Setup of build 97:
Design cordicMagPh, start of the top module:
module cordicMagPh
   #(parameter integer N        = 13,  
     parameter integer XY_WIDTH = 18)  
    (input  wire                           clk,
     input  wire                           reset,    
     input  wire                           st,       
     input  wire signed [XY_WIDTH - 1 : 0] xin,      
     input  wire signed [XY_WIDTH - 1 : 0] yin,      
     output reg                            rdy,      
     output wire        [XY_WIDTH - 1 : 0] mag,      
     output wire signed [XY_WIDTH + 1 : 0] ph);
Size: roughly 3300 cells after synthesis, about 78 I/O pins.
==> flow/config.mk <==
export PLATFORM = sky130hd
export DESIGN_NAME = cordicMagPh
export DESIGN_NICKNAME = cordicMagPh
export VERILOG_FILES = /design/flow/design.v
export SDC_FILE = /design/flow/constraint.sdc
export NUM_CORES = 4
export LEC_CHECK = 0
export ABC_AREA = 1
export CAP_MARGIN = 20
export CORE_MARGIN = 2
export CORE_UTILIZATION = 69
export CTS_CLUSTER_DIAMETER = 304
export CTS_CLUSTER_SIZE = 100
export PLACE_DENSITY = 0.36
export SLEW_MARGIN = 20
==> flow/constraint.sdc <==
create_clock -name core_clock -period 4.56 [get_ports {clk}]
set_input_delay 0.9120 -clock core_clock [delete_from_list [all_inputs] [get_ports {clk}]]
set_output_delay 0.9120 -clock core_clock [all_outputs]
set_load 0.01 [all_outputs]
run.sh (not shown) runs the stock make flow with config.mk's settings and CLKGATE_MAP_FILE=.
Build 97 -> stages 100% | layout checks FAIL | setup timing
Setup changes, build 97 to build 76
# build 97
export LEC_CHECK = 0
export ABC_AREA = 1
export CAP_MARGIN = 20
export CORE_MARGIN = 2
export CORE_UTILIZATION = 69
export CTS_CLUSTER_DIAMETER = 304
export CTS_CLUSTER_SIZE = 100
export PLACE_DENSITY = 0.36
export SLEW_MARGIN = 20
create_clock -name core_clock -period 4.56 [get_ports {clk}]
# build 76
export LEC_CHECK = 0
export ABC_AREA = 0
export CAP_MARGIN = 20
export CORE_ASPECT_RATIO = 0.5
export CORE_MARGIN = 2
export CORE_UTILIZATION = 69
export CTS_CLUSTER_DIAMETER = 304
export CTS_CLUSTER_SIZE = 100
export PLACE_DENSITY = 0.36
export SETUP_SLACK_MARGIN = 1.1
export SLEW_MARGIN = 20
create_clock -name core_clock -period 4.56 [get_ports {clk}]
==> results <==
As the logs show, build 76 stopped at global routing (5_1_grt) after a tool error, so it never reached the end of the flow.
For the number of instances in the placed design, build 76 came in 819 lower than build 97 did.
Summary of the comparison: mapped cell area is lower in build 76, relative to build 97.
Going from build 97 to build 76, area fraction in mux cells higher; net count after synthesis went down by 858; area of the chip decreased by 6.6% relative to the old numbers.
Build 76 vs build 97, post-synthesis chip area from yosys went down by 0.0015 sq mm.
Build 76 -> build 97: deepest level of the CTS H-tree delta 0, exact match
Build 76 -> build 97: clock tree buffer depth delta 0, exact match
Build 76 vs. build 97: setup slack after placement went down by 0.68 ns.
Modified inputs, build 49 compared to build 76
# build 76
export LEC_CHECK = 0
export ABC_AREA = 0
export CAP_MARGIN = 20
export CORE_ASPECT_RATIO = 0.5
export CORE_MARGIN = 2
export CORE_UTILIZATION = 69
export CTS_CLUSTER_DIAMETER = 304
export CTS_CLUSTER_SIZE = 100
export PLACE_DENSITY = 0.36
export SETUP_SLACK_MARGIN = 1.1
export SLEW_MARGIN = 20
create_clock -name core_clock -period 4.56 [get_ports {clk}]
# build 49
export LEC_CHECK = 0
export CAP_MARGIN = 20
export CORE_MARGIN = 2
export CORE_UTILIZATION = 65
export SLEW_MARGIN = 20
create_clock -name core_clock -period 6.31 [get_ports {clk}]
Notes after the runs:
- Final checks on build 49, whose flow otherwise completed, came back failing, citing setup timing.
- Between build 76 and build 49, floorplan-stage core utilization decreased.
- Build 49 gives less placement-stage cell area than build 76 did.
- [diff] post-placement worst setup slack, build 49 relative to build 76: improvement
- Build 49 ended up with a lower post-cts gate resize count than build 76 did.
- On number of I/O pins, build 76 and build 49 are basically level.
- Going from build 76 to build 49, detailed-placement wirelength estimate shrank by 1700 um; total die area went up by about 6%; share of the yosys chip area belonging to registers roughly the same; count of port buffers added during placement saw little to no change.
- Relative to build 76, area of the core increased by about 7% in build 49.
- Width of the chip went down by more than a quarter going from build 76 to build 49.
[inputs] build 79 vs build 49
# build 49
export LEC_CHECK = 0
export CAP_MARGIN = 20
export CORE_MARGIN = 2
export CORE_UTILIZATION = 65
export SLEW_MARGIN = 20
create_clock -name core_clock -period 6.31 [get_ports {clk}]
# build 79
export LEC_CHECK = 0
export CAP_MARGIN = 20
export CORE_MARGIN = 2
export CORE_UTILIZATION = 69
export CTS_CLUSTER_DIAMETER = 304
export CTS_CLUSTER_SIZE = 100
export SLEW_MARGIN = 20
create_clock -name core_clock -period 5.71 [get_ports {clk}]
### Flow results
Every stage of build 79 finished as expected; the final checks, on the other hand, flagged setup timing, which means the layout fails.
Delta (build 79 minus build 49): logic share of the area shrank by 1.9 points; synthesis-to-finish area growth grew by 3.5 points; fmax shrank by about 2.3%; global placer's final weighted congestion grew by about 1.8%.
Lower number of standard cells in the layout, taps in and fillers out goes to build 49 over build 79.
Build 79 leaves less setup margin than build 49.
Delta (build 79 minus build 49): sequential share of layout area went down by 0.25 points; aggregate negative setup slack saw a decrease; final critical-path required period saw an increase.

build 66:
Starting RTL as in the previous note.
clock: 5.74 ns
lec_check: 0
cap_margin: 20
core_margin: 2
core_utilization: 72
cts_cluster_diameter: 183
cts_cluster_size: 47
max_routing_layer: met4
place_density_lb_addon: 0.01
setup_slack_margin: -0.56
slew_margin: 20
Final checks on build 66, whose flow otherwise completed, came back failing, citing negative setup slack.
#### Input delta (build 27 over build 66)
- a change of CTS_CLUSTER_SIZE from 47 to 52
- a deleted MAX_ROUTING_LAYER that had been met4
- a deleted CTS_CLUSTER_DIAMETER that had been 183
- an added TNS_END_PERCENT of 35
- a deleted SETUP_SLACK_MARGIN that had been -0.56
- a change of the clock period (ns, I/O delays scaled along) from 5.74 to 5.93
Build 27 against build 66; routed wire length is up slightly.
Met2 routing resource usage after global routing (build 27 over build 66): increase, 1.6 points
Not one of build 66 and build 27 finished clean.
No crash in build 66: every stage finished, but the layout fails its final checks due to negative setup slack.
There was hardly any difference in clock latency on the worst-skew pair between build 27 and build 66.
Build 66 -> build 27: via count decreased slightly
Number of buffers inserted by post-CTS setup repair: build 27 vs build 66 down 9
For build 27, the capturing instance or port of the critical path was x[12], unlike build 66, where it was x[13].
In the flow results for build 66 and build 27, the non-clock buffer count is smaller on build 27.
Build 66 → build 27: combinational fraction of the cell area moved up, final instance area moved down.
Input-level comparison between build 59 and build 27:
- a change of CORE_UTILIZATION from 72 to 40
- a deleted PLACE_DENSITY_LB_ADDON that had been 0.01
- a deleted TNS_END_PERCENT that had been 35
- a deleted CTS_CLUSTER_SIZE that had been 52
- a change of the clock period (ns, I/O delays scaled along) from 5.93 to 8.0
[summary]
- When the final numbers for build 59 and build 27 were put side by side, the share of cell area taken by flip-flops and latches turned out to be greater in build 59.
- Comparing build 59 and build 27, overall die width is higher on build 59.
- Side by side, met3 routing resource usage after global routing turned out lower in build 59 than in build 27.
- | first-pass GRT wire length | build 59 vs build 27 | 11% lower |
- Going from build 27 to build 59, non-clock buffer count shrinks by 105.
- The launch point of the critical path comes out x[19] in one run and x[7] in the other, namely in build 27 and build 59 respectively.
- Going from build 27 to build 59, number of placed instances, taps included grows by 6.6%.
- Per the final summary, build 59 finished and its layout is clean on timing, DRC and antenna.
